==> flow/run.sh <==
#!/bin/bash
# the make line also repeats each setting of config.mk as NAME=value (left out here)
make -C /OpenROAD-flow-scripts/flow DESIGN_CONFIG=/design/flow/config.mk WORK_HOME=/design/flow/orfs CLKGATE_MAP_FILE= finish
==> flow/config.mk <==
export PLATFORM = sky130hd
export DESIGN_NAME = computing_core
export DESIGN_NICKNAME = computing_core
export VERILOG_FILES = /design/flow/design.v
export SDC_FILE = /design/flow/constraint.sdc
export NUM_CORES = 4
export LEC_CHECK = 0
export CAP_MARGIN = 20
export CORE_MARGIN = 2
export CORE_UTILIZATION = 40
export SLEW_MARGIN = 20
==> flow/constraint.sdc <==
create_clock -name core_clock -period 6.5 [get_ports {clk}]
set_input_delay 1.3000 -clock core_clock [delete_from_list [all_inputs] [get_ports {clk}]]
set_output_delay 1.3000 -clock core_clock [all_outputs]
set_load 0.01 [all_outputs]
==> flow/design.v <==
`timescale 1ns / 1ps
module mult_gen_0(
    CLK,
    A,
    B,
    P
);
input              CLK;
input      [7:0]   A;
input      [7:0]   B;
output     [7:0]   P;
reg [7:0]  a_reg;
reg [7:0]  b_reg;
reg [7:0]  p_reg0;
reg [7:0]  p_reg1;
assign P = p_reg1;
always @(posedge CLK) begin
    a_reg  <= A;
    b_reg  <= B;
    p_reg0 <= a_reg * b_reg;
    p_reg1 <= p_reg0;
end
endmodule
`timescale 1ns / 1ps
module pe(
clk, 
rst,
in_data, 
in_weight, 
in_psum,
in_data_update, 
in_weight_update, 
in_psum_update,
out_psum, 
out_psum_vld
    );
parameter WIDTH             = 8;
parameter PIPELINE_STAGE    = 3;
input                               clk;
input                               rst;
input   [WIDTH - 1 : 0]             in_data;
input   [WIDTH - 1 : 0]             in_weight;
input   [WIDTH - 1 : 0]         in_psum;
input                               in_data_update;
input                               in_weight_update;
input                               in_psum_update;
output  [WIDTH - 1 : 0]         out_psum;
output                              out_psum_vld;
reg     [WIDTH - 1 : 0]             in_data_reg;
reg     [WIDTH - 1 : 0]             in_weight_reg;
reg     [WIDTH - 1 : 0]             in_psum_reg;
wire                                in_update;
wire    [WIDTH - 1 : 0]         out_mult;
reg     [WIDTH - 1 : 0]         in_psum_pipeline        [0 : PIPELINE_STAGE - 1];
reg                                 out_psum_vld_pipeline   [0 : PIPELINE_STAGE];
integer i;
mult_gen_0 mult_unit (
  .CLK(clk),   
  .A(in_data_reg),       
  .B(in_weight_reg),       
  .P(out_mult)       
);
assign in_update = (in_data_update | in_weight_update | in_psum_update);
assign out_psum = in_psum_pipeline[PIPELINE_STAGE-1] + out_mult;
assign out_psum_vld = out_psum_vld_pipeline[PIPELINE_STAGE];
always @(posedge clk) begin
    if(rst) begin
        in_data_reg <= 0;
        in_weight_reg <= 0;
        in_psum_reg <= 0;
    end
    else begin
        if(in_data_update) begin
            in_data_reg <= in_data;
        end
        if(in_weight_update) begin
            in_weight_reg <= in_weight;
        end
        if(in_psum_update) begin
            in_psum_reg <= in_psum;
        end
    end
end
always @(posedge clk) begin
    if(rst) begin
        for(i = 0; i <= PIPELINE_STAGE; i = i + 1) begin: zero_init_out_psum_vld
            out_psum_vld_pipeline[i] <= 0;
        end 
    end
    else begin
        out_psum_vld_pipeline[0] <= in_update;
        for(i = 0; i < PIPELINE_STAGE; i = i + 1) begin: pipeline_stage_out_psum_vld
            out_psum_vld_pipeline[i+1] <= out_psum_vld_pipeline[i];
        end 
    end
end
always @(posedge clk) begin
    if(rst) begin
        for(i = 0; i <= PIPELINE_STAGE - 1; i = i + 1) begin: zero_init_in_psum
            in_psum_pipeline[i] <= 0;
        end 
    end
    else begin
        in_psum_pipeline[0] <= in_psum_reg;
        for(i = 0; i < PIPELINE_STAGE - 1; i = i + 1) begin: pipeline_stage_in_psum
            in_psum_pipeline[i+1] <= in_psum_pipeline[i];
        end 
    end
end
endmodule
`timescale 1ns / 1ps
module pmul(
clk,rst,
in_update,
in_data2,
in_data1,
in_data0,
in_weight2,
in_weight1,
in_weight0,
psum,
psum_vld
    );
    parameter WIDTH = 8;
    input clk;
    input rst;
    input [WIDTH-1:0] in_data2;
    input [WIDTH-1:0] in_data1;
    input [WIDTH-1:0] in_data0;
    input [WIDTH-1:0] in_weight2;
    input [WIDTH-1:0] in_weight1;
    input [WIDTH-1:0] in_weight0;
    input wire        in_update;
    output [WIDTH-1:0]psum;
    output            psum_vld;
    wire [2:0] out_psum_vld;
    wire [WIDTH-1:0] out_psum [0:2];
    assign psum = out_psum[2] + out_psum[1] + out_psum[0];
    assign psum_vld = (out_psum_vld == 3'b111);
    pe pe2( .clk(clk), .rst(rst), 
            .in_data(in_data2), .in_weight(in_weight2), .in_psum(0), 
            .in_data_update(in_update), .in_weight_update(in_update), .in_psum_update(in_update), 
            .out_psum(out_psum[2]), .out_psum_vld(out_psum_vld[2]));
    pe pe1( .clk(clk), .rst(rst), 
            .in_data(in_data1), .in_weight(in_weight1), .in_psum(0), 
            .in_data_update(in_update), .in_weight_update(in_update), .in_psum_update(in_update), 
            .out_psum(out_psum[1]), .out_psum_vld(out_psum_vld[1]));
    pe pe0( .clk(clk), .rst(rst), 
            .in_data(in_data0), .in_weight(in_weight0), .in_psum(0), 
            .in_data_update(in_update), .in_weight_update(in_update), .in_psum_update(in_update), 
            .out_psum(out_psum[0]), .out_psum_vld(out_psum_vld[0]));
endmodule
`timescale 1ns / 1ps
module pcore(
    clk,rst,
    in_update,  
    activate2,
    activate1,
    activate0,
    weight2,
    weight1,
    weight0,
    out_psum,
    out_psum_vld
    );
    parameter WIDTH = 8;
    input wire                      clk,rst,in_update;
    input  wire [3*WIDTH-1:0]       activate2;
    input  wire [3*WIDTH-1:0]       activate1;
    input  wire [3*WIDTH-1:0]       activate0;
    input  wire [3*WIDTH-1:0]       weight2;
    input  wire [3*WIDTH-1:0]       weight1;
    input  wire [3*WIDTH-1:0]       weight0;
    output wire [WIDTH-1:0]         out_psum;
    output wire                     out_psum_vld;
    wire        [WIDTH-1:0]         psum[0:2];
    wire        [2:0]               psum_vld;
    assign out_psum = psum[2] + psum[1] + psum[0];
    assign out_psum_vld = psum_vld[2] & psum_vld[1] & psum_vld[0];
    pmul #(.WIDTH(WIDTH))p2(.clk(clk), .rst(rst), 
         .in_update(in_update), 
         .in_data2(activate2[3*WIDTH-1:2*WIDTH]), .in_data1(activate2[2*WIDTH-1:1*WIDTH]), .in_data0(activate2[1*WIDTH-1:0]), 
         .in_weight2(weight2[3*WIDTH-1:2*WIDTH]), .in_weight1(weight2[2*WIDTH-1:1*WIDTH]), .in_weight0(weight2[1*WIDTH-1:0]), 
         .psum(psum[2]), .psum_vld(psum_vld[2]));
    pmul #(.WIDTH(WIDTH))p1(.clk(clk), .rst(rst), 
         .in_update(in_update), 
         .in_data2(activate1[3*WIDTH-1:2*WIDTH]), .in_data1(activate1[2*WIDTH-1:1*WIDTH]), .in_data0(activate1[1*WIDTH-1:0]), 
         .in_weight2(weight1[3*WIDTH-1:2*WIDTH]), .in_weight1(weight1[2*WIDTH-1:1*WIDTH]), .in_weight0(weight1[1*WIDTH-1:0]), 
         .psum(psum[1]), .psum_vld(psum_vld[1]));
    pmul #(.WIDTH(WIDTH))p0(.clk(clk), .rst(rst), 
         .in_update(in_update), 
         .in_data2(activate0[3*WIDTH-1:2*WIDTH]), .in_data1(activate0[2*WIDTH-1:1*WIDTH]), .in_data0(activate0[1*WIDTH-1:0]), 
         .in_weight2(weight0[3*WIDTH-1:2*WIDTH]), .in_weight1(weight0[2*WIDTH-1:1*WIDTH]), .in_weight0(weight0[1*WIDTH-1:0]), 
         .psum(psum[0]), .psum_vld(psum_vld[0]));
endmodule
`timescale 1ns / 1ps
module computing_core(
clk,rst,
load_done,
activate0,
activate1,
activate2,
weight0,
weight1,
weight2,
weight3,
out_psum0,
out_psum1,
out_psum2,
out_psum3,
out_psum_vld
    );
    parameter WIDTH = 8;
    input  wire                 clk,rst,load_done;
    input  wire  [9*WIDTH-1:0]   weight0,weight1,weight2,weight3;
    input  wire [3*WIDTH-1:0]   activate0;
    input  wire [3*WIDTH-1:0]   activate1;
    input  wire [3*WIDTH-1:0]   activate2;
    output wire [WIDTH-1:0]     out_psum0;
    output wire [WIDTH-1:0]     out_psum1;
    output wire [WIDTH-1:0]     out_psum2;
    output wire [WIDTH-1:0]     out_psum3;
    output wire                 out_psum_vld;
    wire [3:0]      psum_vld;
    assign out_psum_vld = psum_vld[0] & psum_vld[1] & psum_vld[2] & psum_vld[3];
    pcore #(.WIDTH(WIDTH))p0(.clk(clk), .rst(rst), .in_update(load_done),
            .activate2(activate0),
            .activate1(activate1),
            .activate0(activate2),
            .weight2({weight0[64+:8], weight0[56+:8], weight0[48+:8]}),
            .weight1({weight0[40+:8], weight0[32+:8], weight0[24+:8]}),
            .weight0({weight0[16+:8], weight0[8+:8],  weight0[0+:8]}),
            .out_psum(out_psum0), .out_psum_vld(psum_vld[0]));
    pcore #(.WIDTH(WIDTH))p1(.clk(clk), .rst(rst), .in_update(load_done),
            .activate2(activate0),
            .activate1(activate1),
            .activate0(activate2),
            .weight2({weight1[64+:8], weight1[56+:8], weight1[48+:8]}),
            .weight1({weight1[40+:8], weight1[32+:8], weight1[24+:8]}),
            .weight0({weight1[16+:8], weight1[8+:8] , weight1[0+:8]}),
            .out_psum(out_psum1), .out_psum_vld(psum_vld[1]));
    pcore #(.WIDTH(WIDTH))p2(.clk(clk), .rst(rst), .in_update(load_done),
            .activate2(activate0),
            .activate1(activate1),
            .activate0(activate2),
            .weight2({weight2[64+:8], weight2[56+:8], weight2[48+:8]}),
            .weight1({weight2[40+:8], weight2[32+:8], weight2[24+:8]}),
            .weight0({weight2[16+:8], weight2[8+:8] , weight2[0+:8]}),
            .out_psum(out_psum2), .out_psum_vld(psum_vld[2]));
    pcore #(.WIDTH(WIDTH))p3(.clk(clk), .rst(rst), .in_update(load_done),
            .activate2(activate0),
            .activate1(activate1),
            .activate0(activate2),
            .weight2({weight3[64+:8], weight3[56+:8], weight3[48+:8]}),
            .weight1({weight3[40+:8], weight3[32+:8], weight3[24+:8]}),
            .weight0({weight3[16+:8], weight3[8+:8] , weight3[0+:8]}),
            .out_psum(out_psum3), .out_psum_vld(psum_vld[3]));
endmodule
==> results_dict.tcl, run 1 <==
# yosys + openroad results
set metrics [dict create \
    top_cells_by_count "dfxtp_1 (1300), inv_1 (1029), and2_1 (810)" \
    cts_tree "yes" \
    seq_area_mm2 0.0260 \
    worstSetupEndpointType "output port" \
    setup_ws_ps 271 \
    worstSetupStartpoint "p2.p0.pe0.mult_unit.p_reg1[2]" \
    period_minus_slack_ps 6230 \
    grtUsageTotal_pct 20.0 \
    drt_iter0_markers 1704 \
    nets 8544 \
    ys_sh_simple_pct 12.0 \
    yosysMostFrequentCell "dfxtp_1" \
    crit_end "out_psum2[4]" \
    yosys-top-cells-area "dfxtp_1 (38%), fa_1 (18%), ha_1 (11%), xnor2_1 (7.3%), and2_1 (7.3%)" \
    p_clk_mw 8.62 \
    hold_violations 0 \
    tns_ps 0 \
    status "finished clean" \
    p_per_area_mw_per_mm2 285 \
    synthAdderAreaFrac_pct 28.6 \
    worst-path-buf-inv 6 \
    fin_skew_ps 48.4 \
    p_seq_share_pct 39.8 \
    syn_inst 6579 \
    fp_nets 8162 \
    top_power_group "sequential cells" \
    drv_cap 0 \
    design.core.area_mm2 0.172 \
    h-tree-depth 4 \
    area_growth_pct 16.4 \
    clkLatencyLatePin_ps 780 \
    r2r_slack_ps 2060 \
    syn-cell-area_mm2 0.0694 \
    hold_path.class "register to register" \
    die_y_um 420 \
    path_cells "inv_1, fa_1, inv_1, fa_1, fa_1, inv_1, fa_1, inv_1, ha_1, inv_1, fa_1, xnor2_1, clkdlybuf4s50_1" \
    vdd_drop_max_mv 0.306 \
    grt_pass1_vias 45506 \
    clock-sinks 1300 \
    path_class "register to output port" \
    io_pins 396 \
    routed_wl_um 172000 \
    muxShareOfSynthArea_pct 5.20 \
    syn_area_per_cell_um2 10.5 \
    fp.dieW_um 420 \
    drc 0 \
    firstDrtPassIters 8 \
    avgViaCountPerCell 4.55 \
    cts_made_buffers 143 \
    finish.instance_area_mm2 0.0807 \
    yosys_cells 6579 \
    dpl_cell_area_mm2 0.0756 \
    switchingPower_mw 6.89 \
    crit_path_start_kind "register" \
    grt_antenna_before_repair 21 \
    reg2reg_depth 13 \
    power_mw 23.0 \
    yosysChipArea_mm2 0.0694 \
    grt-ovfl-total 0 \
    p_sw_share_pct 30.0 \
    grt_pass1_wl_um 269000 \
    via_count 42772 \
    fmax_mhz 161 \
    async_flop_share_pct 0 \
    cts_setup_buffers 0 \
    clockBufferDepth 3 \
    cp_max_fo 2 \
    cts_root_buf "clkbuf_16" \
    synth_warnings 6 \
    powerSeq_mw 9.15 \
    logic_area_mm2 0.0386 \
    comb_power_share_pct 22.7 \
    synth-main-ff-cell "dfxtp_1" \
    edf_count 0 \
    max_stage_delay_ps 620 \
    slew_viol_final 0 \
    p_clk_share_pct 37.5 \
    cts_hold_buf 0 \
    slowest_stage "clkdlybuf4s50_1" \
    io_buffer_count 395 \
    internal_power_mw 16.1 \
    yosysSeqAreaShare_pct 37.5 \
    nFillCells 16099 \
    fp_util_pct 40.3 \
    rows 152 \
    required_ps 5200 \
    cp.depth 13 \
    dpl.hpwl_um 134000 \
    post-route-period-util_pct 95.8 \
    reg2reg_from "p3.p1.pe2.mult_unit.a_reg[2]" \
    yosysTopAreaCellShare_pct 37.5 \
    place_ws_ps 783 \
    routedWlPerCell_um 18.3 \
    finalSetupViolations 0 \
    synthXorXnorAreaFrac_pct 8.31 \
    r2r-end "p0.p1.pe2.mult_unit.p_reg0[7]" \
    largest_area_cell "dfxtp_1" \
    crit_family "adder cells" \
    hp-start "p0.p0.pe2.in_weight_reg[6]" \
    numSynthFlops 1300 \
    min_to "p0.p0.pe2.mult_unit.b_reg[6]" \
    warnings 33 \
    compound_area_share_pct 1.49 \
    logic_family "adder cells" \
    rsz0062_at_grt "no" \
    clkTransAtPathRegs_ps 60 \
    globalplace.congestion 0.858 \
    max_slew_margin_pct 27.4 \
    ant_nets 0 \
    min_delay_path_depth 0 \
    grt_max_degree 163 \
    chip_area_mm2 0.177 \
    leakage_nw 39.0 \
    comb-power_mw 5.21 \
    synth_cell_type_count 20 \
    crit_arrival_ps 4930 \
    worst_slew_pin_slew_ps 1090 \
]
==> through the flow <==
| stage | utilization (%) | cells | hold WS [ps] |
|---|---|---|---|
| finish | 47.0 | 9393 | 312 |
| global route | 46.9 | 9386 | 320 |
| CTS | 46.9 | 9385 | 316 |
| detailed placement | 44.0 | 9126 | 312 |
| global placement | 44.0 | 9126 | 312 |
| floorplan | - | 6579 | 310 |
==> timing repair <==
item	4_1_cts	5_1_grt
setup endpoints to repair	6	6
pin swaps	0	2
gates resized	6	6
==> layer usage <==
layer / up-vias / routed length, um / global-route usage (%)
li1: 20663 / - / -
met1: 21157 / 75900 / 25.8
met2: 678 / 84900 / 34.6
met3: 266 / 5860 / 2.67
met4: 8 / 5610 / 6.45
met5: - / 51 / 0
==> final cells by class <==
class / instances / area share (%)
Inverter: 1029 / 4.78
Clock buffer: 183 / 4.91
Sequential cell: 1300 / 32.2
Tap cell: 2310 / 3.58
Clock inverter: 76 / 1.37
Multi-Input combinational cell: 4062 / 47.8
Antenna cell: 8 / 0.0248
Timing Repair Buffer: 425 / 5.28
==> run 2, diff against run 1 <==
- ABC_AREA: default -> 1
- CORE_UTILIZATION: 40 -> 64
- CTS_CLUSTER_SIZE: default -> 100
- clock period: 6.5 -> 5.03 ns (I/O delays scaled with it)
==> run 2 against run 1 <==
  * The layout now fails its checks (setup timing)
  * Via count rose by 31%
  * Hold slack improved by 8.1 ps
  * Sequential power rose by 28%
==> results_dict.tcl, run 2 <==
# yosys + openroad results
set metrics [dict create \
    path_cells "fa_1, inv_1, fa_1, fa_1, fa_1, inv_1, ha_1, a21oi_1, nand3_2, xor2_4, nand3_2, nand2_4, buf_6" \
    ant_nets 0 \
    cts_made_buffers 135 \
    rows 124 \
    edf_count 0 \
    clkTransAtPathRegs_ps 70 \
    firstDrtPassIters 7 \
    period_minus_slack_ps 5580 \
    syn_area_per_cell_um2 8.13 \
    drt_iter0_markers 3466 \
    slowest_stage "fa_1" \
    io_buffer_count 395 \
    finalSetupViolations 20 \
    globalplace.congestion 0.910 \
    die_y_um 344 \
    power_mw 28.7 \
    grtUsageTotal_pct 32.5 \
    fp.dieW_um 344 \
    cts_tree "yes" \
    worstSetupEndpointType "output port" \
    max_slew_margin_pct 22.2 \
    yosysTopAreaCellShare_pct 35.1 \
    synth_cell_type_count 34 \
    worst-path-buf-inv 3 \
    worst_slew_pin_slew_ps 1170 \
    final_util_pct 74.2 \
    clock-sinks 1300 \
    reg2reg_from "p1.p1.pe1.mult_unit.a_reg[2]" \
    yosys_cells 9110 \
    crit_arrival_ps 4570 \
    top_cells_by_count "nand2_1 (2830), inv_1 (2174), dfxtp_1 (1300)" \
    synth_warnings 6 \
    cp_max_fo 3 \
    compound_area_share_pct 3.49 \
    fp_util_pct 64.7 \
    design.core.area_mm2 0.115 \
    vdd_drop_max_mv 0.504 \
    comb_power_share_pct 23.2 \
    routedWlPerCell_um 17.0 \
    nets 11044 \
    comb-power_mw 6.65 \
    yosys-top-cells-area "dfxtp_1 (35%), fa_1 (17%), nand2_1 (14%), inv_1 (11%), ha_1 (10%)" \
    grt_max_degree 125 \
    warnings 40 \
    p_clk_share_pct 36.1 \
    syn_inst 9110 \
    syn-cell-area_mm2 0.0741 \
    violatedChecks "setup timing" \
    switchingPower_mw 8.70 \
    largest_area_cell "dfxtp_1" \
    async_flop_share_pct 0 \
    fin_skew_ps 24.2 \
    grt-ovfl-total 0 \
    synthAdderAreaFrac_pct 26.8 \
    hp-start "p0.p2.pe2.mult_unit.p_reg0[0]" \
    fp_nets 10693 \
    yosysChipArea_mm2 0.0741 \
    hold_violations 0 \
    path_class "register to output port" \
    crit_path_start_kind "register" \
    drc 0 \
    area_growth_pct 14.6 \
    fmax_mhz 179 \
    numSynthFlops 1300 \
    setup_ws_ps -547 \
    routed_wl_um 189000 \
    top_power_group "sequential cells" \
    muxShareOfSynthArea_pct 0 \
    rsz0062_at_grt "yes" \
    crit_family "adder cells" \
    cpMostUsedCell "fa_1" \
    grt_pass1_wl_um 298000 \
    yosysSeqAreaShare_pct 35.1 \
    ys_sh_simple_pct 17.2 \
    grt_antenna_before_repair 26 \
    min_delay_path_depth 0 \
    status "complete, but fails checks" \
    via_count 56043 \
    worstSetupStartpoint "p3.p2.pe0.mult_unit.p_reg1[6]" \
    reg2reg_depth 17 \
    cp.depth 13 \
    required_ps 4020 \
    place_ws_ps -234 \
    p_seq_share_pct 40.8 \
    clkLatencyLatePin_ps 790 \
    avgViaCountPerCell 5.06 \
    io_pins 396 \
    internal_power_mw 20.0 \
    max_stage_delay_ps 540 \
    post-route-period-util_pct 111 \
    synthXorXnorAreaFrac_pct 4.39 \
    p_clk_mw 10.3 \
    grt_pass1_vias 56236 \
    min_to "p0.p2.pe2.mult_unit.p_reg1[0]" \
    yosysMostFrequentCell "nand2_1" \
    r2r_slack_ps 590 \
    nFillCells 8677 \
    leakage_nw 47.9 \
    p_sw_share_pct 30.3 \
    hold_path.class "register to register" \
    r2r-end "p3.p1.pe1.mult_unit.p_reg0[7]" \
    h-tree-depth 4 \
    cts_hold_buf 0 \
    dpl.hpwl_um 147000 \
    cts_root_buf "clkbuf_16" \
    chip_area_mm2 0.118 \
    slew_viol_final 0 \
    powerSeq_mw 11.7 \
    synth-main-ff-cell "dfxtp_1" \
    p_per_area_mw_per_mm2 338 \
    clockBufferDepth 3 \
    drv_cap 0 \
    crit_end "out_psum3[7]" \
    logic_family "adder cells" \
]
## run 2: per-stage QoR
step	setup TNS, ps	instance area (um2)	hold WS (ps)	instances
after floorplan	0	74100	310	9110
after global routing	-8450	84900	328	11081
after global placement	-970	79600	311	10833
after detailed placement	-1280	79600	313	10833
final	-5660	84900	320	11085
after CTS	-6640	84600	319	11077
## run 2: layout make-up
cell class	count	area, um2	share of cell area [%]
diodes	6	15.0	0.0177
clock buffers	176	3740	4.41
well taps	1512	1890	2.23
multi-input cells	5324	39100	46.0
clock inverters	67	870	1.02
flip-flops and latches	1300	26100	30.7
inverters	2176	8180	9.63
repair buffers	524	5110	6.02
## run 2: routing by layer
metal	global-route usage (%)	vias to the layer above	part of all wire, %	routed length (um)
met5	0	-	0.039	73
met4	12.2	14	3.7	7050
li1	-	27270	-	-
met3	5.71	395	7.0	13200
met1	42.2	26680	42	79200
met2	54.2	1684	47	89000
## run 2: what timing repair did
item,in CTS,in global routing
pin swaps,87,53
buffers inserted,4,6
gates resized,212,74
endpoints found under the setup margin,24,21
==> run 3, diff against run 2 <==
- ABC_AREA: 1 -> default
- CORE_UTILIZATION: 64 -> 72
- CTS_CLUSTER_SIZE: 100 -> 24
- HOLD_SLACK_MARGIN: default -> -0.06
- PLACE_DENSITY: default -> 0.38
- SETUP_SLACK_MARGIN: default -> -0.35
- TNS_END_PERCENT: default -> 5
- clock period: 5.03 -> 4.77 ns (I/O delays scaled with it)
==> run 3 against run 2 <==
  * Still fails the layout checks on setup timing
  * Combinational power grew 16%
  * Count of clock-buffer cells in the layout is 4 lower
  * Power increased by 8.2%
  * Clock skew up 3.4 ps
  * Final cell count down 24%
  * Die area shrank 17%
  * Final area shrank 6.1%
  * Sequential share of layout area up 1.9 points
  * Synthesized cell count is 28% lower
  * Critical path type unchanged
  * First-iteration DRC count is 10% lower
  * Utilization is 9.5 points higher
  * Sequential cell count is the same
==> results_dict.tcl, run 3 <==
# yosys + openroad results
set metrics [dict create \
    status "complete, but fails checks" \
    violatedChecks "setup timing" \
    synth_cell_type_count 20 \
    crit_family "adder cells" \
    max_slew_margin_pct 26.6 \
    p_sw_share_pct 30.4 \
    required_ps 3820 \
    crit_end "out_psum3[4]" \
    powerSeq_mw 12.5 \
    fp_util_pct 72.8 \
    rows 113 \
    leakage_nw 39.2 \
    compound_area_share_pct 1.49 \
    globalplace.congestion 0.892 \
    nets 8605 \
    largest_area_cell "dfxtp_1" \
    finalSetupViolations 24 \
    yosysTopAreaCellShare_pct 37.5 \
    post-route-period-util_pct 119 \
    r2r_slack_ps 650 \
    min_delay_path_depth 0 \
    top_power_group "sequential cells" \
    yosysChipArea_mm2 0.0694 \
    ant_nets 0 \
    yosysMostFrequentCell "dfxtp_1" \
    drv_cap 0 \
    logic_family "adder cells" \
    internal_power_mw 21.6 \
    yosys-top-cells-area "dfxtp_1 (38%), fa_1 (18%), ha_1 (11%), xnor2_1 (7.3%), and2_1 (7.3%)" \
    fin_skew_ps 27.5 \
    comb_power_share_pct 24.8 \
    clockBufferDepth 3 \
    p_clk_mw 10.9 \
    via_count 44828 \
    dpl.hpwl_um 122000 \
    syn_area_per_cell_um2 10.5 \
    fmax_mhz 176 \
    cpMostUsedCell "fa_1" \
    io_pins 396 \
    edf_count 0 \
    grt_antenna_before_repair 15 \
    syn-cell-area_mm2 0.0694 \
    logic_area_mm2 0.0388 \
    comb-power_mw 7.71 \
    numSynthFlops 1300 \
    firstDrtPassIters 7 \
    setup_ws_ps -900 \
    drt_iter0_markers 3120 \
    design.core.area_mm2 0.0953 \
    io_buffer_count 395 \
    cts_root_buf "clkbuf_16" \
    slew_viol_final 0 \
    clkTransAtPathRegs_ps 70 \
    yosys_cells 6579 \
    area_growth_pct 15.0 \
    reg2reg_from "p0.p2.pe0.mult_unit.a_reg[1]" \
    worst-path-buf-inv 7 \
    period_minus_slack_ps 5670 \
    grtUsageTotal_pct 34.7 \
    max_stage_delay_ps 590 \
    clock-sinks 1300 \
    min_to "p1.p1.pe2.mult_unit.p_reg1[1]" \
    warnings 34 \
    muxShareOfSynthArea_pct 5.20 \
    crit_arrival_ps 4720 \
    cts_made_buffers 130 \
    worstSetupEndpointType "output port" \
    syn_inst 6579 \
    p_seq_share_pct 40.1 \
    hold_violations 0 \
    switchingPower_mw 9.45 \
    routed_wl_um 167000 \
    dpl_cell_area_mm2 0.0749 \
    chip_area_mm2 0.0988 \
    ys_sh_simple_pct 12.0 \
    die_y_um 314 \
    cp_max_fo 2 \
    nFillCells 5502 \
    fp_nets 8162 \
    seq_area_mm2 0.0260 \
    worst_slew_pin_slew_ps 1100 \
    path_cells "inv_1, fa_1, inv_1, fa_1, fa_1, inv_1, fa_1, inv_2, ha_4, fa_2, buf_4, xor2_4, buf_4, dlygate4sd2_1" \
    h-tree-depth 4 \
    grt_pass1_vias 48199 \
    synth-main-ff-cell "dfxtp_1" \
    hold_path.class "register to register" \
    grt_pass1_wl_um 263000 \
    final_util_pct 83.7 \
    crit_path_start_kind "register" \
    cp.depth 14 \
    routedWlPerCell_um 19.9 \
    p_clk_share_pct 35.1 \
    cts_tree "yes" \
    path_class "register to output port" \
    finish.instance_area_mm2 0.0798 \
    async_flop_share_pct 0 \
    r2r-end "p2.p2.pe0.mult_unit.p_reg0[7]" \
    avgViaCountPerCell 5.34 \
    grt_max_degree 123 \
    synthXorXnorAreaFrac_pct 8.31 \
    synth_warnings 6 \
    top_cells_by_count "dfxtp_1 (1300), inv_1 (1029), and2_1 (810)" \
    hp-start "p1.p1.pe2.mult_unit.p_reg0[1]" \
    reg2reg_depth 10 \
    rsz0062_at_grt "yes" \
    vdd_drop_max_mv 0.583 \
    yosysSeqAreaShare_pct 37.5 \
    worstSetupStartpoint "p3.p0.pe0.mult_unit.p_reg1[2]" \
    clkLatencyLatePin_ps 780 \
    fp.dieW_um 314 \
    synthAdderAreaFrac_pct 28.6 \
    p_per_area_mw_per_mm2 389 \
    drc 0 \
    slowest_stage "fa_1" \
    grt-ovfl-total 0 \
]
## run 3: layer usage
metal	wire length (um)	track usage [%]	up-vias	part of all wire (%)
met4	7980	16.1	10	4.8
met5	65	0	-	0.039
met3	11100	5.78	400	6.6
met1	68300	44.9	22125	41
met2	79700	57.4	1490	48
li1	-	-	20803	-
## run 3: repair_timing
action | CTS | global route
gates resized | 115 | 15
setup buffers | 0 | 0
setup endpoints to repair | 24 | 21
hold buffers | 0 | 0
pin swaps | 16 | 9
## run 3: area by class of cell
cell class              count  share of cell area (%)
clock buffers             172                    4.51
well taps                1265                    1.98
flip-flops and latches   1300                    32.6
multi-input cells        4062                    48.6
clock inverters            64                    1.30
repair buffers            499                    6.09
diodes                      9                  0.0282
inverters                1029                    4.84
## run 3: metrics by stage
stage	hold WS (ps)	total power, mW	setup TNS [ps]	std cells	worst slack (ps)
after CTS	320	31.0	-15040	8390	-917
after detailed placement	312	20.0	-6100	8155	-571
after floorplan	310	16.2	0	6579	331
after global placement	310	19.7	-4710	8155	-481
after global routing	328	32.2	-16240	8391	-1000
final	323	31.1	-13640	8400	-900
==> run 4, diff against run 3 <==
- CELL_PAD_IN_SITES_DETAIL_PLACEMENT: default -> 1
- CORE_ASPECT_RATIO: default -> 1.54
- CORE_UTILIZATION: 72 -> 16
- CTS_CLUSTER_DIAMETER: default -> 365
- CTS_CLUSTER_SIZE: 24 -> default
- GPL_ROUTABILITY_DRIVEN: default -> 0
- HOLD_SLACK_MARGIN: -0.06 -> default
- PLACE_DENSITY: 0.38 -> default
- PLACE_DENSITY_LB_ADDON: default -> 0.08
- SETUP_SLACK_MARGIN: -0.35 -> 0.89
- TNS_END_PERCENT: 5 -> 70
- clock period: 4.77 -> 5.41 ns (I/O delays scaled with it)
==> run 4 against run 3 <==
  * The layout still fails its checks (setup timing)
  * Critical path depth rose by 2
  * Count of clock-buffer cells in the layout increased by 48
  * First-iteration DRC count is 69% lower
  * Highest routed layer unchanged
==> results_dict.tcl, run 4 <==
# yosys + openroad results
set metrics [dict create \
    status "complete, but fails checks" \
    violatedChecks "setup timing" \
    place_ws_ps -54.5 \
    fin_skew_ps 52.0 \
    routed_wl_um 256000 \
    crit_arrival_ps 4740 \
    worst-path-buf-inv 8 \
    r2r-end "p0.p1.pe0.mult_unit.p_reg0[7]" \
    firstDrtPassIters 4 \
    cts_root_buf "clkbuf_16" \
    chip_area_mm2 0.439 \
    leakage_nw 39.6 \
    hp-start "p1.p1.pe0.mult_unit.p_reg0[0]" \
    dpl.hpwl_um 205000 \
    clkTransAtPathRegs_ps 70 \
    yosysChipArea_mm2 0.0694 \
    ys_sh_simple_pct 12.0 \
    syn-cell-area_mm2 0.0694 \
    clockBufferDepth 4 \
    p_sw_share_pct 31.8 \
    whs_ps 304 \
    dpl_cell_area_mm2 0.0805 \
    crit_path_start_kind "register" \
    synthAdderAreaFrac_pct 28.6 \
    p_seq_share_pct 36.4 \
    post-route-period-util_pct 108 \
    cpMostUsedCell "fa_1" \
    area_growth_pct 24.9 \
    top_cells_by_count "dfxtp_1 (1300), inv_1 (1029), and2_1 (810)" \
    io_pins 396 \
    top_power_group "the clock network" \
    crit_family "adder cells" \
    finish.instance_area_mm2 0.0867 \
    warnings 29 \
    cts_made_buffers 162 \
    async_flop_share_pct 0 \
    r2r_slack_ps 1260 \
    design.core.area_mm2 0.432 \
    finalSetupViolations 16 \
    min_to "p1.p1.pe0.mult_unit.p_reg1[0]" \
    switchingPower_mw 9.72 \
    logic_area_mm2 0.0389 \
    rows 300 \
    grt-ovfl-total 0 \
    setup_ws_ps -414 \
    nets 8646 \
    edf_count 0 \
    worst_slew_pin_slew_ps 990 \
    drv_cap 0 \
    p_per_area_mw_per_mm2 353 \
    cp.depth 16 \
    worstSetupStartpoint "p2.p1.pe2.mult_unit.p_reg1[3]" \
    powerSeq_mw 11.1 \
    rsz0062_at_grt "yes" \
    io_buffer_count 395 \
    reg2reg_from "p1.p1.pe0.mult_unit.a_reg[3]" \
    crit_end "out_psum2[6]" \
    cts_tree "yes" \
    synth_cell_type_count 20 \
    fp.dieW_um 535 \
    slew_viol_final 0 \
    required_ps 4330 \
    nFillCells 49222 \
    comb_power_share_pct 26.0 \
    synth_warnings 6 \
    synth-main-ff-cell "dfxtp_1" \
    power_mw 30.6 \
    via_count 43494 \
    hold_path.class "register to register" \
    h-tree-depth 4 \
    yosysTopAreaCellShare_pct 37.5 \
    yosys-top-cells-area "dfxtp_1 (38%), fa_1 (18%), ha_1 (11%), xnor2_1 (7.3%), and2_1 (7.3%)" \
    die_y_um 821 \
    p_clk_mw 11.5 \
    synthXorXnorAreaFrac_pct 8.31 \
    max_stage_delay_ps 540 \
    numSynthFlops 1300 \
    compound_area_share_pct 1.49 \
    path_cells "inv_2, fa_1, inv_2, fa_1, fa_1, inv_1, fa_1, buf_4, buf_6, fa_2, inv_1, a21o_1, a21oi_4, xnor2_4, buf_6, buf_12" \
    reg2reg_depth 12 \
    vdd_drop_max_mv 0.431 \
    worstSetupEndpointType "output port" \
    comb-power_mw 7.95 \
    grt_antenna_before_repair 75 \
    tns_ps -3290 \
    drt_iter0_markers 961 \
    max_slew_margin_pct 33.9 \
    p_clk_share_pct 37.6 \
    hold_violations 0 \
    fp_nets 8162 \
    clock-sinks 1300 \
    grtUsageTotal_pct 11.7 \
    ant_nets 0 \
    largest_area_cell "dfxtp_1" \
    avgViaCountPerCell 3.36 \
    muxShareOfSynthArea_pct 5.20 \
    yosysSeqAreaShare_pct 37.5 \
    grt_max_degree 75 \
    logic_family "adder cells" \
    routedWlPerCell_um 19.7 \
    seq_area_mm2 0.0260 \
    period_minus_slack_ps 5820 \
    yosys_cells 6579 \
    syn_inst 6579 \
    grt_pass1_vias 49714 \
    grt_pass1_wl_um 368000 \
    yosysMostFrequentCell "dfxtp_1" \
    cp_max_fo 2 \
    internal_power_mw 20.9 \
    syn_area_per_cell_um2 10.5 \
    slowest_stage "fa_1" \
    path_class "register to output port" \
    fmax_mhz 172 \
    min_delay_path_depth 0 \
    drc 0 \
    fp_util_pct 16.0 \
    clkLatencyLatePin_ps 860 \
]
run 4: final cells by class:
cell class / instances / share of cell area (%)
Tap cell: 5738 / 8.28
Inverter: 1029 / 4.46
Timing Repair Buffer: 508 / 5.81
Clock buffer: 220 / 5.28
Clock inverter: 70 / 1.08
Sequential cell: 1300 / 30.1
Multi-Input combinational cell: 4062 / 44.9
Antenna cell: 34 / 0.0982
run 4: layer usage:
metal | up-vias | GRT usage (%) | share of wire (%)
li1 | 20914 | - | -
met1 | 21656 | 13.4 | 41
met2 | 636 | 22.3 | 54
met3 | 286 | 1.50 | 3.0
met4 | 2 | 3.22 | 2.8
met5 | - | 0 | 0.0047
run 4: timing repair:
item                       in CTS  in global routing
gates resized                 148                 60
hold buffers                    0                  0
pin swaps                      44                 38
hold endpoints to repair        0                  0
setup endpoints to repair      29                 30
buffers inserted                4                  6
run 4: stage by stage:
| step | std cells | utilization [%] |
|---|---|---|
| floorplan | 6579 | - |
| global placement | 12627 | 18.6 |
| detailed placement | 12627 | 18.6 |
| CTS | 12921 | 20.0 |
| global route | 12945 | 20.0 |
| finish | 12961 | 20.0 |
==> run 5, diff against run 4 <==
- ABC_AREA: default -> 1
- CELL_PAD_IN_SITES_DETAIL_PLACEMENT: 1 -> default
- CORE_ASPECT_RATIO: 1.54 -> 0.82
- CORE_UTILIZATION: 16 -> 72
- CTS_CLUSTER_DIAMETER: 365 -> default
- CTS_CLUSTER_SIZE: default -> 14
- GPL_ROUTABILITY_DRIVEN: 0 -> default
- HOLD_SLACK_MARGIN: default -> 0.26
- MAX_ROUTING_LAYER: default -> met4
- PLACE_DENSITY_LB_ADDON: 0.08 -> 0.01
- SETUP_SLACK_MARGIN: 0.89 -> 1.17
- clock period: 5.41 -> 3.98 ns (I/O delays scaled with it)
==> run 5 against run 4 <==
  * Still fails the layout checks on setup timing
  * Register-to-register slack got worse by 1100 ps
  * Combinational power increased by 16%
  * First-iteration DRC count rose to 5.7 times the previous value
  * Critical path depth up 1
  * Global-route usage is 29 points higher
  * Clock skew fell by 10 ps
  * Critical path type unchanged
  * Sequential share of layout area is 0.55 points lower
  * Utilization rose by 67 points
  * Setup slack worse by 1100 ps
  * Non-clock buffer count grew 251
  * Synthesized area increased by 6.8%
  * Largest power group is now sequential cells
  * Clock power about the same
==> results_dict.tcl, run 5 <==
# yosys + openroad results
set metrics [dict create \
    yosys_cells 9110 \
    hold_path.class "register to register" \
    crit_family "adder cells" \
    top_cells_by_count "nand2_1 (2830), inv_1 (2174), dfxtp_1 (1300)" \
    dpl_cell_area_mm2 0.0813 \
    placedCellCount 10750 \
    muxShareOfSynthArea_pct 0 \
    path_class "register to output port" \
    period_minus_slack_ps 5460 \
    yosysMostFrequentCell "nand2_1" \
    yosys-top-cells-area "dfxtp_1 (35%), fa_1 (17%), nand2_1 (14%), inv_1 (11%), ha_1 (10%)" \
    yosysTopAreaCellShare_pct 35.1 \
    worst_slew_pin_slew_ps 827 \
    dpl.hpwl_um 148000 \
    min_to "p2.p2.pe1.mult_unit.p_reg1[7]" \
    comb_power_share_pct 26.0 \
    top_power_group "sequential cells" \
    h-tree-depth 3 \
    crit_path_start_kind "register" \
    p_clk_mw 11.5 \
    warnings 30 \
    grt_antenna_before_repair 28 \
    die_y_um 294 \
    ys_sh_simple_pct 17.2 \
    worst-path-buf-inv 6 \
    tns_ps -25880 \
    avgViaCountPerCell 5.38 \
    path_cells "fa_1, inv_2, fa_1, inv_2, fa_1, inv_2, fa_1, inv_2, ha_4, nand2_2, inv_2, nand4_1, nand3_2, xor2_2, nand3_1, nand2_2, buf_6" \
    grtUsageTotal_pct 40.3 \
    cp_max_fo 2 \
    required_ps 3180 \
    cts_root_buf "clkbuf_16" \
    seq_area_mm2 0.0263 \
    crit_end "out_psum3[7]" \
    syn-cell-area_mm2 0.0741 \
    drv_cap 0 \
    syn_area_per_cell_um2 8.13 \
    drc 0 \
    final_util_pct 87.3 \
    fmax_mhz 183 \
    worstSetupStartpoint "p3.p1.pe0.mult_unit.p_reg1[5]" \
    r2r_slack_ps 140 \
    nets 11264 \
    largest_area_cell "dfxtp_1" \
    grt_pass1_vias 61140 \
    finish.instance_area_mm2 0.0890 \
    grt-ovfl-total 0 \
    logic_area_mm2 0.0416 \
    io_pins 396 \
    p_per_area_mw_per_mm2 400 \
    comb-power_mw 9.26 \
    clkLatencyLatePin_ps 770 \
    p_sw_share_pct 31.2 \
    via_count 59909 \
    vdd_drop_max_mv 0.554 \
    fp_util_pct 72.6 \
    routed_wl_um 211000 \
    cts_hold_buf 0 \
    globalplace.congestion 0.972 \
    grt_max_degree 97 \
    fp_nets 10693 \
    crit_arrival_ps 4670 \
    clock-sinks 1300 \
    internal_power_mw 24.5 \
    cpMostUsedCell "inv_2" \
    finalSetupViolations 25 \
    clkTransAtPathRegs_ps 70 \
    numSynthFlops 1300 \
    slowest_stage "fa_1" \
    setup_ws_ps -1480 \
    post-route-period-util_pct 137 \
    compound_area_share_pct 3.49 \
    slew_viol_final 0 \
    rsz0062_at_grt "yes" \
    switchingPower_mw 11.1 \
    yosysSeqAreaShare_pct 35.1 \
    io_buffer_count 395 \
    firstDrtPassIters 7 \
    design.core.area_mm2 0.102 \
    max_slew_margin_pct 44.9 \
    async_flop_share_pct 0 \
    hold_violations 0 \
    rows 106 \
    synth_cell_type_count 34 \
    reg2reg_from "p1.p1.pe0.mult_unit.a_reg[2]" \
    yosysChipArea_mm2 0.0741 \
    cts_tree "yes" \
    worstSetupEndpointType "output port" \
    leakage_nw 48.9 \
    grt_pass1_wl_um 320000 \
    ant_nets 0 \
    edf_count 0 \
    hp-start "p2.p2.pe1.mult_unit.p_reg0[7]" \
    routedWlPerCell_um 18.9 \
    final_cells 11140 \
    synth-main-ff-cell "dfxtp_1" \
    synth_warnings 6 \
    powerSeq_mw 14.8 \
    synthXorXnorAreaFrac_pct 4.39 \
    max_stage_delay_ps 580 \
    syn_inst 9110 \
    clockBufferDepth 3 \
    r2r-end "p0.p1.pe0.mult_unit.p_reg0[7]" \
    fin_skew_ps 41.5 \
    cp.depth 17 \
    fp.dieW_um 358 \
    cts_made_buffers 120 \
    whs_ps 323 \
    chip_area_mm2 0.105 \
    reg2reg_depth 20 \
    p_seq_share_pct 41.5 \
    area_growth_pct 20.2 \
    violatedChecks "setup timing" \
    status "complete, but fails checks" \
    min_delay_path_depth 0 \
    nFillCells 5281 \
    p_clk_share_pct 32.5 \
    drt_iter0_markers 5453 \
    logic_family "adder cells" \
    synthAdderAreaFrac_pct 26.8 \
]
## run 5: final cells by class
type	count	share of cell area, %
Multi-Input combinational cell	5324	46.7
Sequential cell	1300	29.5
Inverter	2176	9.21
Timing Repair Buffer	759	8.32
Clock buffer	163	3.70
Tap cell	1350	1.90
Clock inverter	44	0.608
Antenna cell	24	0.0675
## run 5: through the flow
step | power, mW | worst slack (ps)
after detailed placement | 22.6 | -971
after CTS | 34.7 | -1440
final | 35.6 | -1480
after global routing | 36.8 | -1640
after floorplan | 19.1 | -160
after global placement | 22.4 | -944
## run 5: layer usage
layer	part of all wire (%)	vias to the layer above	global-route usage, %	routed length (um)
li1	-	27717	-	-
met1	39	28617	49.0	82500
met2	46	2750	64.4	97900
met3	8.8	825	8.69	18600
met4	5.7	0	18.7	12100
met5	0	-	-	0
## run 5: what timing repair did
action / CTS / global route
setup buffers: 94 / 62
endpoints found under the hold margin: 0 / 0
pin swaps: 335 / 217
cloned: 3 / 0
endpoints found under the setup margin: 176 / 176
resized: 572 / 388
==> run 6, diff against run 5 <==
- ABC_AREA: 1 -> default
- CELL_PAD_IN_SITES_DETAIL_PLACEMENT: default -> 1
- CORE_ASPECT_RATIO: 0.82 -> default
- CORE_UTILIZATION: 72 -> 40
- CTS_CLUSTER_SIZE: 14 -> default
- GPL_TIMING_DRIVEN: default -> 0
- HOLD_SLACK_MARGIN: 0.26 -> 0.02
- MAX_ROUTING_LAYER: met4 -> default
- MIN_ROUTING_LAYER: default -> met2
- PLACE_DENSITY_LB_ADDON: 0.01 -> default
- SETUP_SLACK_MARGIN: 1.17 -> default
- TNS_END_PERCENT: 70 -> default
- clock period: 3.98 -> 4.54 ns (I/O delays scaled with it)
==> run 6 against run 5 <==
  * Still fails the layout checks on setup timing
  * Highest routed layer is now met5
  * Clock skew rose by 30 ps
  * Critical path depth down 4
  * Sequential power shrank about 10%
  * Synthesized cell count decreased by 28%
  * Global-route usage down 0.76 points
  * First-iteration DRC count is 38% higher
  * Sequential share of layout area grew 2.2 points
  * Register-to-register slack lost 130 ps
  * Utilization is 39 points lower
==> results_dict.tcl, run 6 <==
# yosys + openroad results
set metrics [dict create \
    status "complete, but fails checks" \
    violatedChecks "setup timing" \
    design.core.area_mm2 0.172 \
    syn-cell-area_mm2 0.0694 \
    fp_util_pct 40.3 \
    p_clk_share_pct 34.2 \
    grt_antenna_before_repair 2 \
    hold_violations 0 \
    required_ps 3630 \
    ant_nets 0 \
    setup_ws_ps -1290 \
    nFillCells 18755 \
    fp.dieW_um 420 \
    h-tree-depth 4 \
    die_y_um 420 \
    post-route-period-util_pct 128 \
    ys_sh_simple_pct 12.0 \
    power_mw 36.2 \
    top_power_group "sequential cells" \
    path_class "register to output port" \
    globalplace.congestion 0.976 \
    avgViaCountPerCell 6.49 \
    max_slew_margin_pct 18.7 \
    cp_max_fo 2 \
    comb-power_mw 10.8 \
    fmax_mhz 172 \
    comb_power_share_pct 29.8 \
    muxShareOfSynthArea_pct 5.20 \
    fp_nets 8162 \
    p_clk_mw 12.4 \
    slowest_stage "fa_2" \
    min_delay_path_depth 0 \
    clkLatencyLatePin_ps 830 \
    synth_cell_type_count 20 \
    cpMostUsedCell "fa_1" \
    chip_area_mm2 0.177 \
    syn_inst 6579 \
    largest_area_cell "dfxtp_1" \
    p_per_area_mw_per_mm2 439 \
    clock-sinks 1300 \
    via_count 62333 \
    worst-path-buf-inv 3 \
    cts_tree "yes" \
    logic_family "adder cells" \
    grt_max_degree 20 \
    drt_iter0_markers 7508 \
    powerSeq_mw 13.0 \
    edf_count 0 \
    syn_area_per_cell_um2 10.5 \
    area_growth_pct 18.7 \
    yosys_cells 6579 \
    worstSetupEndpointType "output port" \
    cts_hold_buf 0 \
    synth-main-ff-cell "dfxtp_1" \
    leakage_nw 39.6 \
    drv_cap 0 \
    tns_ps -21670 \
    clkTransAtPathRegs_ps 70 \
    yosysTopAreaCellShare_pct 37.5 \
    hold_path.class "register to register" \
    r2r-end "p0.p0.pe1.mult_unit.p_reg0[7]" \
    p_seq_share_pct 36.0 \
    firstDrtPassIters 8 \
    grtUsageTotal_pct 39.6 \
    max_stage_delay_ps 670 \
    reg2reg_depth 13 \
    yosysChipArea_mm2 0.0694 \
    min_to "p3.p0.pe1.mult_unit.p_reg1[6]" \
    synth_warnings 6 \
    nets 8712 \
    cp.depth 13 \
    p_sw_share_pct 33.9 \
    async_flop_share_pct 0 \
    yosysSeqAreaShare_pct 37.5 \
    top_cells_by_count "dfxtp_1 (1300), inv_1 (1029), and2_1 (810)" \
    vdd_drop_max_mv 0.526 \
    crit_path_start_kind "register" \
    numSynthFlops 1300 \
    cts_root_buf "clkbuf_16" \
    fin_skew_ps 71.1 \
    path_cells "fa_2, fa_1, fa_1, inv_2, fa_1, inv_2, ha_4, a21o_1, a21oi_4, o21bai_1, a21oi_2, xnor2_4, buf_6" \
    rsz0062_at_grt "yes" \
    r2r_slack_ps 10 \
    switchingPower_mw 12.3 \
    hp-start "p3.p0.pe1.mult_unit.p_reg0[6]" \
    internal_power_mw 23.9 \
    finalSetupViolations 24 \
    crit_family "adder cells" \
    io_buffer_count 393 \
    clockBufferDepth 3 \
    synthAdderAreaFrac_pct 28.6 \
    yosysMostFrequentCell "dfxtp_1" \
    compound_area_share_pct 1.49 \
    synthXorXnorAreaFrac_pct 8.31 \
    final_util_pct 47.9 \
    crit_end "out_psum1[7]" \
    crit_arrival_ps 4920 \
    rows 152 \
    grt_pass1_wl_um 336000 \
    grt-ovfl-total 0 \
    reg2reg_from "p2.p0.pe1.mult_unit.a_reg[2]" \
    cts_made_buffers 139 \
    worst_slew_pin_slew_ps 1210 \
    place_ws_ps -1100 \
    period_minus_slack_ps 5830 \
    io_pins 396 \
    yosys-top-cells-area "dfxtp_1 (38%), fa_1 (18%), ha_1 (11%), xnor2_1 (7.3%), and2_1 (7.3%)" \
    routedWlPerCell_um 23.9 \
    drc 0 \
    routed_wl_um 229000 \
    warnings 30 \
    worstSetupStartpoint "p1.p2.pe2.mult_unit.p_reg1[3]" \
    slew_viol_final 0 \
    grt_pass1_vias 74286 \
    dpl.hpwl_um 172000 \
]
## run 6: timing repair
| item | in CTS | in global routing |
|---|---|---|
| buffers inserted | 7 | 9 |
| resized | 242 | 165 |
| pin swaps | 60 | 52 |
| setup endpoints to repair | 46 | 53 |
## run 6: per-layer routing
metal / routed length (um) / vias to the layer above / global-route usage [%]
li1: - / 20932 / -
met4: 19800 / 97 / 9.45
met1: 0 / 22179 / -
met2: 114000 / 17638 / 45.7
met3: 91100 / 1487 / 51.4
met5: 4560 / - / 26.8
## run 6: cell type report
class / instances / area [um2] / area share, %
timing repair buffer: 412 / 4160 / 5.05
antenna: 51 / 128 / 0.155
inverter: 1029 / 3860 / 4.69
buffer: 185 / 978 / 1.19
clock inverter: 65 / 1050 / 1.27
multi-input combinational: 4062 / 39300 / 47.7
tap: 2310 / 2890 / 3.51
clock buffer: 186 / 3900 / 4.73
sequential: 1300 / 26100 / 31.7
## run 6: through the flow
step / std cells / hold WS (ps) / cell area (um2)
after floorplan: 6579 / 310 / 69400
after global placement: 9282 / 311 / 76200
after detailed placement: 9286 / 313 / 76300
after CTS: 9543 / 308 / 81700
after global routing: 9555 / 320 / 82200
final: 9600 / 303 / 82400
==> run 7, diff against run 6 <==
- ABC_AREA: default -> 1
- CAP_MARGIN: 20 -> 0
- CELL_PAD_IN_SITES_DETAIL_PLACEMENT: 1 -> default
- CORE_ASPECT_RATIO: default -> 0.82
- CORE_UTILIZATION: 40 -> 71
- CTS_CLUSTER_SIZE: default -> 44
- GPL_TIMING_DRIVEN: 0 -> default
- HOLD_SLACK_MARGIN: 0.02 -> default
- MAX_ROUTING_LAYER: default -> met4
- MIN_ROUTING_LAYER: met2 -> default
- PLACE_DENSITY: default -> 0.66
- clock period: 4.54 -> 4.13 ns (I/O delays scaled with it)
==> run 7 against run 6 <==
  * Still fails the layout checks on setup timing
  * Critical path depth grew 1
  * Power shrank 2.7%
  * Sequential power grew 9%
  * Setup slack lost 150 ps
  * Non-clock buffer count grew 36
  * Clock power is essentially flat
  * Register-to-register slack gained 100 ps
  * Count of clock-buffer cells in the layout shrank 28
  * Via count shrank 6.7%
  * Sequential cell count is the same
  * Synthesized cell count grew 38%
  * Routed wire length shrank 13%
  * Highest routed layer is now met4
==> results_dict.tcl, run 7 <==
# yosys + openroad results
set metrics [dict create \
    status "complete, but fails checks" \
    violatedChecks "setup timing" \
    min_delay_path_depth 0 \
    crit_arrival_ps 4740 \
    firstDrtPassIters 7 \
    path_class "register to output port" \
    rows 107 \
    met2_usage_pct 61.9 \
    yosysMostFrequentCell "nand2_1" \
    top_cells_by_count "nand2_1 (2830), inv_1 (2174), dfxtp_1 (1300)" \
    synthAdderAreaFrac_pct 26.8 \
    area_growth_pct 15.7 \
    met3_usage_pct 7.20 \
    syn_area_per_cell_um2 8.13 \
    design.core.area_mm2 0.104 \
    syn-cell-area_mm2 0.0741 \
    top_power_group "sequential cells" \
    compound_area_share_pct 3.49 \
    yosysTopAreaCellShare_pct 35.1 \
    switchingPower_mw 10.8 \
    synth-main-ff-cell "dfxtp_1" \
    powerSeq_mw 14.2 \
    io_buffer_count 395 \
    fin_skew_ps 31.3 \
    r2r_slack_ps 110 \
    p_sw_share_pct 30.8 \
    finish.instance_area_mm2 0.0857 \
    r2r-end "p2.p1.pe1.mult_unit.p_reg0[7]" \
    p_seq_share_pct 40.4 \
    synth_warnings 6 \
    synth_cell_type_count 34 \
    clkLatencyLatePin_ps 740 \
    fp.dieW_um 361 \
    logic_area_mm2 0.0393 \
    hp-start "p0.p2.pe2.mult_unit.p_reg0[7]" \
    routedWlPerCell_um 18.2 \
    p_per_area_mw_per_mm2 411 \
    worstSetupEndpointType "output port" \
    yosysChipArea_mm2 0.0741 \
    logic_family "adder cells" \
    synthXorXnorAreaFrac_pct 4.39 \
    worstSetupStartpoint "p0.p2.pe1.mult_unit.p_reg1[2]" \
    yosys-top-cells-area "dfxtp_1 (35%), fa_1 (17%), nand2_1 (14%), inv_1 (11%), ha_1 (10%)" \
    via_count 58132 \
    nFillCells 6440 \
    fp_nets 10693 \
    vdd_drop_max_mv 0.441 \
    cts_tree "yes" \
    edf_count 0 \
    cts_root_buf "clkbuf_16" \
    numSynthFlops 1300 \
    cpMostUsedCell "fa_1" \
    power_mw 35.2 \
    yosysSeqAreaShare_pct 35.1 \
    p_clk_share_pct 34.2 \
    cts_made_buffers 119 \
    slowest_stage "fa_1" \
    ys_sh_simple_pct 17.2 \
    muxShareOfSynthArea_pct 0 \
    chip_area_mm2 0.107 \
    hold_violations 0 \
    async_flop_share_pct 0 \
    yosys_cells 9110 \
    post-route-period-util_pct 135 \
    required_ps 3300 \
    drt_iter0_markers 5011 \
    fp_util_pct 71.5 \
    path_cells "fa_1, fa_1, inv_2, fa_1, fa_1, inv_2, ha_4, inv_2, fa_2, o21ai_4, a21oi_2, xnor2_1, buf_4, buf_6" \
    p_clk_mw 12.1 \
    syn_inst 9110 \
    grt_pass1_wl_um 312000 \
    crit_end "out_psum0[6]" \
    place_ws_ps -862 \
    hold_path.class "register to register" \
    leakage_nw 48.3 \
    reg2reg_from "p1.p1.pe1.mult_unit.a_reg[1]" \
    reg2reg_depth 18 \
    grtUsageTotal_pct 38.7 \
    crit_family "adder cells" \
    clkTransAtPathRegs_ps 70 \
    slew_viol_final 0 \
    largest_area_cell "dfxtp_1" \
    worst_slew_pin_slew_ps 743 \
    setup_ws_ps -1440 \
    globalplace.congestion 0.966 \
    ant_nets 0 \
    grt_antenna_before_repair 26 \
    period_minus_slack_ps 5570 \
    internal_power_mw 24.4 \
    comb_power_share_pct 25.3 \
    grt-busiest-layer "met2" \
    dpl.hpwl_um 149000 \
    comb-power_mw 8.92 \
    warnings 41 \
    dpl_cell_area_mm2 0.0805 \
    die_y_um 297 \
    max_stage_delay_ps 570 \
    drv_cap 0 \
    cp_max_fo 2 \
    h-tree-depth 3 \
    finalSetupViolations 24 \
    grt_util_met1_pct 48.9 \
    clock-sinks 1300 \
    clockBufferDepth 3 \
    io_pins 396 \
    crit_path_start_kind "register" \
    min_to "p0.p2.pe2.mult_unit.p_reg1[7]" \
    worst-path-buf-inv 5 \
    max_slew_margin_pct 50.1 \
    drc 0 \
    grt-ovfl-total 0 \
    nets 11137 \
    grt_max_degree 141 \
    grt_pass1_vias 59040 \
    routed_wl_um 200000 \
    avgViaCountPerCell 5.27 \
    rsz0062_at_grt "yes" \
    seq_area_mm2 0.0261 \
    fmax_mhz 180 \
    cp.depth 14 \
]
run 7: per-stage QoR:
step / setup TNS, ps / util, % / hold slack (ps) / std cells
after floorplan: -130 / - / 310 / 9110
after global placement: -11990 / 77.7 / 310 / 10788
after detailed placement: -13520 / 77.7 / 312 / 10788
after CTS: -21910 / 82.3 / 324 / 11013
after global routing: -25820 / 82.7 / 323 / 11031
final: -23710 / 82.7 / 323 / 11035
run 7: timing repair:
item / in CTS / in global routing
endpoints found under the hold margin: 0 / 0
setup endpoints to repair: 29 / 56
setup buffers: 4 / 7
gates resized: 252 / 123
hold buffers: 0 / 0
pin swaps: 71 / 71
run 7: final cells by class:
cell class              instances  share of cell area [%]
clock buffers                 158                    3.91
well taps                    1362                    1.99
multi-input cells            5324                    45.8
diodes                         16                  0.0467
inverters                    2176                    9.54
repair buffers                633                    7.13
clock inverters                66                    1.11
flip-flops and latches       1300                    30.4
run 7: metal layers:
metal | wire length, um | vias to the layer above
li1 | - | 27472
met1 | 80500 | 27703
met2 | 92800 | 2394
met3 | 17700 | 563
met4 | 9290 | 0
met5 | 0 | -
==> run 8, diff against run 7 <==
- CAP_MARGIN: 0 -> 20
- CORE_ASPECT_RATIO: 0.82 -> default
- CORE_UTILIZATION: 71 -> 72
- CTS_CLUSTER_SIZE: 44 -> default
- MAX_ROUTING_LAYER: met4 -> default
- PLACE_DENSITY: 0.66 -> 0.43
- TNS_END_PERCENT: default -> 20
- clock period: 4.13 -> 4.93 ns (I/O delays scaled with it)
==> run 8 against run 7 <==
  * Still fails the layout checks on setup timing
  * Clock skew down 1.3 ps
  * Sequential power down 15%
  * Utilization about the same
  * Non-clock buffer count down 127
  * Final cell count down 1.1%
  * Critical endpoint unchanged
  * Highest routed layer is now met5
==> results_dict.tcl, run 8 <==
# yosys + openroad results
set metrics [dict create \
    area_growth_pct 13.8 \
    routed_wl_um 195000 \
    fp.dieW_um 325 \
    worst-path-buf-inv 4 \
    finalSetupViolations 20 \
    switchingPower_mw 8.70 \
    p_sw_share_pct 30.0 \
    rows 117 \
    crit_arrival_ps 4580 \
    path_cells "fa_1, inv_1, fa_1, fa_1, fa_1, inv_1, ha_2, inv_1, fa_2, o21ai_2, a21oi_1, xnor2_1, buf_2" \
    final_util_pct 82.7 \
    syn-cell-area_mm2 0.0741 \
    muxShareOfSynthArea_pct 0 \
    nFillCells 6395 \
    io_pins 396 \
    grt_antenna_before_repair 24 \
    max_stage_delay_ps 610 \
    worst_slew_pin_slew_ps 1220 \
    nets 11023 \
    p_seq_share_pct 41.2 \
    min_delay_path_depth 0 \
    r2r_slack_ps 430 \
    slowest_stage "fa_1" \
    synthXorXnorAreaFrac_pct 4.39 \
    period_minus_slack_ps 5570 \
    numSynthFlops 1300 \
    cts_made_buffers 132 \
    reg2reg_from "p1.p1.pe1.mult_unit.a_reg[2]" \
    largest_area_cell "dfxtp_1" \
    path_class "register to output port" \
    cp_max_fo 2 \
    powerSeq_mw 12.0 \
    comb_power_share_pct 22.0 \
    dpl.hpwl_um 146000 \
    drt_iter0_markers 4314 \
    cp.depth 13 \
    top_cells_by_count "nand2_1 (2830), inv_1 (2174), dfxtp_1 (1300)" \
    design.core.area_mm2 0.102 \
    warnings 43 \
    clockBufferDepth 3 \
    fmax_mhz 180 \
    worstSetupStartpoint "p0.p1.pe0.mult_unit.p_reg1[1]" \
    p_clk_mw 10.7 \
    cts_root_buf "clkbuf_16" \
    status "complete, but fails checks" \
    r2r-end "p2.p1.pe1.mult_unit.p_reg0[7]" \
    hold_violations 0 \
    io_buffer_count 395 \
    drc 0 \
    yosysSeqAreaShare_pct 35.1 \
    max_slew_margin_pct 18.9 \
    cts_tree "yes" \
    grt-ovfl-total 0 \
    top_power_group "sequential cells" \
    placedCellCount 10670 \
    logic_family "adder cells" \
    yosysTopAreaCellShare_pct 35.1 \
    place_ws_ps -281 \
    yosys-top-cells-area "dfxtp_1 (35%), fa_1 (17%), nand2_1 (14%), inv_1 (11%), ha_1 (10%)" \
    setup_ws_ps -640 \
    cts_hold_buf 0 \
    grt_pass1_wl_um 311000 \
    cpMostUsedCell "fa_1" \
    min_to "p1.p1.pe1.mult_unit.p_reg1[0]" \
    synth-main-ff-cell "dfxtp_1" \
    internal_power_mw 20.3 \
    firstDrtPassIters 8 \
    required_ps 3940 \
    final_cells 10911 \
    p_clk_share_pct 36.8 \
    p_per_area_mw_per_mm2 344 \
    grt_max_degree 130 \
    clkLatencyLatePin_ps 790 \
    vdd_drop_max_mv 0.516 \
    die_y_um 325 \
    compound_area_share_pct 3.49 \
    yosysMostFrequentCell "nand2_1" \
    post-route-period-util_pct 113 \
    comb-power_mw 6.38 \
    grtUsageTotal_pct 37.6 \
    fp_util_pct 72.7 \
    grt_pass1_vias 59770 \
    ys_sh_simple_pct 17.2 \
    tns_ps -8530 \
    routedWlPerCell_um 17.9 \
    violatedChecks "setup timing" \
    worstSetupEndpointType "output port" \
    synth_cell_type_count 34 \
    synth_warnings 6 \
    hp-start "p1.p1.pe1.mult_unit.p_reg0[0]" \
    avgViaCountPerCell 5.29 \
    async_flop_share_pct 0 \
    rsz0062_at_grt "yes" \
    slew_viol_final 0 \
    ant_nets 0 \
    reg2reg_depth 17 \
    clock-sinks 1300 \
    globalplace.congestion 0.963 \
    h-tree-depth 4 \
    chip_area_mm2 0.105 \
    edf_count 0 \
    crit_path_start_kind "register" \
    syn_inst 9110 \
    via_count 57673 \
    hold_path.class "register to register" \
    drv_cap 0 \
    crit_family "adder cells" \
    yosysChipArea_mm2 0.0741 \
    leakage_nw 47.7 \
    synthAdderAreaFrac_pct 26.8 \
    syn_area_per_cell_um2 8.13 \
    fp_nets 10693 \
    fin_skew_ps 30.0 \
    yosys_cells 9110 \
    clkTransAtPathRegs_ps 70 \
    crit_end "out_psum0[6]" \
]
==> run 8: final cells by class <==
cell class	instances	area [um2]	area share, %
Tap cell	1368	1710	2.03
Inverter	2176	8180	9.70
Clock buffer	176	3740	4.44
Antenna cell	2	5.00	0.00594
Sequential cell	1300	26000	30.9
Timing Repair Buffer	506	4900	5.81
Clock inverter	59	925	1.10
Multi-Input combinational cell	5324	38800	46.0
==> run 8: stage by stage <==
step / power (mW) / hold WS (ps) / cell area (um2)
floorplan: 14.9 / 310 / 74100
finish: 29.0 / 308 / 84300
global route: 30.1 / 330 / 84300
CTS: 28.7 / 311 / 84100
global placement: 17.5 / 311 / 79200
detailed placement: 17.7 / 312 / 79200
==> run 8: what timing repair did <==
action / CTS / global route
resized: 151 / 38
setup endpoints to repair: 24 / 23
pin swaps: 41 / 28
gates cloned: 0 / 0
buffers inserted: 1 / 3
==> run 8: layer usage <==
metal  GRT usage [%]  routed length (um)  part of all wire (%)  vias to the layer above
met1            46.1               75200                    39                    27582
met3            7.35               15800                   8.1                      640
met4            20.2               11500                   5.9                       28
met2            62.7               92500                    47                     2205
li1                -                   -                     -                    27218
met5               0                 185                 0.095                        -
==> run 9, diff against run 8 <==
- PLACE_DENSITY: 0.43 -> 0.36
- SETUP_SLACK_MARGIN: default -> 2.14
- TNS_END_PERCENT: 20 -> default
- clock period: 4.93 -> 9.0 ns (I/O delays scaled with it)
==> run 9 against run 8 <==
  * Highest routed layer unchanged
  * Clock power shrank 48%
  * Final cell count shrank 0.68%
  * Critical path depth is the same
  * Largest power group unchanged
  * Register-to-register slack gained 4000 ps
  * First-iteration DRC count shrank 4.3%
  * Setup slack gained 2900 ps
  * Synthesized area is the same
  * Synthesized cell count is the same
  * Now clean on timing, DRC and antenna
  * Critical endpoint is now out_psum1[5]
  * Sequential cell count is the same
  * Sequential share of layout area grew 0.45 points
  * Critical path type unchanged
==> results_dict.tcl, run 9 <==
# yosys + openroad results
set metrics [dict create \
    fp.dieW_um 325 \
    period_minus_slack_ps 6790 \
    clockBufferDepth 3 \
    cts_root_buf "clkbuf_16" \
    yosys-top-cells-area "dfxtp_1 (35%), fa_1 (17%), nand2_1 (14%), inv_1 (11%), ha_1 (10%)" \
    crit_family "adder cells" \
    ys_sh_simple_pct 17.2 \
    clkTransAtPathRegs_ps 60 \
    comb-power_mw 2.91 \
    post-route-period-util_pct 75.4 \
    place_ws_ps 2820 \
    nFillCells 6680 \
    syn_inst 9110 \
    cts_tree "yes" \
    cp.depth 13 \
    min_delay_path_depth 0 \
    synth_cell_type_count 34 \
    yosysTopAreaCellShare_pct 35.1 \
    grtUsageTotal_pct 36.3 \
    slowest_stage "clkdlybuf4s50_1" \
    synthXorXnorAreaFrac_pct 4.39 \
    worst-path-buf-inv 5 \
    crit_arrival_ps 4990 \
    cp_max_fo 4 \
    slew_viol_final 0 \
    syn_area_per_cell_um2 8.13 \
    fin_skew_ps 22.9 \
    chip_area_mm2 0.105 \
    required_ps 7200 \
    grt_pass1_wl_um 301000 \
    max_stage_delay_ps 650 \
    vdd_drop_max_mv 0.269 \
    top_cells_by_count "nand2_1 (2830), inv_1 (2174), dfxtp_1 (1300)" \
    drc 0 \
    p_seq_share_pct 43.6 \
    via_count 56589 \
    synthAdderAreaFrac_pct 26.8 \
    logic_family "adder cells" \
    p_sw_share_pct 29.6 \
    reg2reg_depth 18 \
    design.core.area_mm2 0.102 \
    tns_ps 0 \
    hp-start "p1.p0.pe1.mult_unit.p_reg0[7]" \
    switchingPower_mw 4.44 \
    worst_slew_pin_slew_ps 1220 \
    r2r-end "p2.p2.pe2.mult_unit.p_reg0[7]" \
    internal_power_mw 10.6 \
    io_pins 396 \
    synth_warnings 6 \
    comb_power_share_pct 19.4 \
    die_y_um 325 \
    dpl.hpwl_um 141000 \
    p_per_area_mw_per_mm2 181 \
    ant_nets 0 \
    edf_count 0 \
    cts_made_buffers 132 \
    path_cells "inv_1, fa_1, inv_1, fa_1, fa_1, inv_1, fa_1, inv_1, ha_1, nand2_1, o21ai_0, xor2_1, clkdlybuf4s50_1" \
    drt_iter0_markers 4127 \
    finalSetupViolations 0 \
    io_buffer_count 395 \
    drv_cap 0 \
    compound_area_share_pct 3.49 \
    fmax_mhz 147 \
    grt_pass1_vias 58510 \
    h-tree-depth 4 \
    r2r_slack_ps 4420 \
    yosysMostFrequentCell "nand2_1" \
    max_slew_margin_pct 18.3 \
    grt-ovfl-total 0 \
    yosys_cells 9110 \
    fp_util_pct 72.7 \
    async_flop_share_pct 0 \
    leakage_nw 47.2 \
    rows 117 \
    powerSeq_mw 6.54 \
    grt_antenna_before_repair 17 \
    avgViaCountPerCell 5.22 \
    warnings 49 \
    numSynthFlops 1300 \
    syn-cell-area_mm2 0.0741 \
    synth-main-ff-cell "dfxtp_1" \
    clock-sinks 1300 \
    globalplace.congestion 0.926 \
    hold_violations 0 \
    area_growth_pct 12.1 \
    p_clk_share_pct 37.0 \
    status "finished clean" \
    top_power_group "sequential cells" \
    firstDrtPassIters 6 \
    min_to "p1.p0.pe1.mult_unit.p_reg1[7]" \
    routedWlPerCell_um 17.3 \
    crit_path_start_kind "register" \
    yosysSeqAreaShare_pct 35.1 \
    fp_nets 10693 \
    crit_end "out_psum1[5]" \
    logic_area_mm2 0.0385 \
    hold_path.class "register to register" \
    worstSetupStartpoint "p1.p0.pe0.mult_unit.p_reg1[4]" \
    setup_ws_ps 2210 \
    largest_area_cell "dfxtp_1" \
    cts_setup_buffers 0 \
    clkLatencyLatePin_ps 760 \
]
[run 9: per-stage QoR]
stage	std cells	utilization [%]	total power [mW]	instance area (um2)	hold WS, ps
final	10837	81.5	15.0	83000	316
after global routing	10832	81.5	15.6	83000	321
after CTS	10832	81.4	15.0	83000	321
after detailed placement	10596	77.1	9.47	78600	312
after global placement	10596	77.1	9.38	78600	310
after floorplan	9110	-	8.17	74100	310
[run 9: repair_timing]
item	in CTS	in global routing
endpoints found under the hold margin	0	0
endpoints found under the setup margin	4	7
pin swaps	1	2
hold buffers	0	0
gates resized	3	8
[run 9: layout make-up]
cell class | instances | share of cell area (%)
repair buffers | 428 | 5.13
clock buffers | 174 | 4.50
flip-flops and latches | 1300 | 31.3
inverters | 2176 | 9.85
clock inverters | 62 | 0.790
diodes | 5 | 0.0151
multi-input cells | 5324 | 46.3
well taps | 1368 | 2.06
[run 9: per-layer routing]
layer | vias to the layer above | global-route usage [%] | routed length, um | share of wire [%]
met5 | - | 0 | 123 | 0.066
met1 | 26870 | 44.7 | 73600 | 39
met4 | 16 | 18.3 | 9960 | 5.3
met3 | 548 | 7.57 | 15400 | 8.2
li1 | 27066 | - | - | -
met2 | 2089 | 60.7 | 88700 | 47
No activity file was given, so power comes from the tool's default toggle rates.
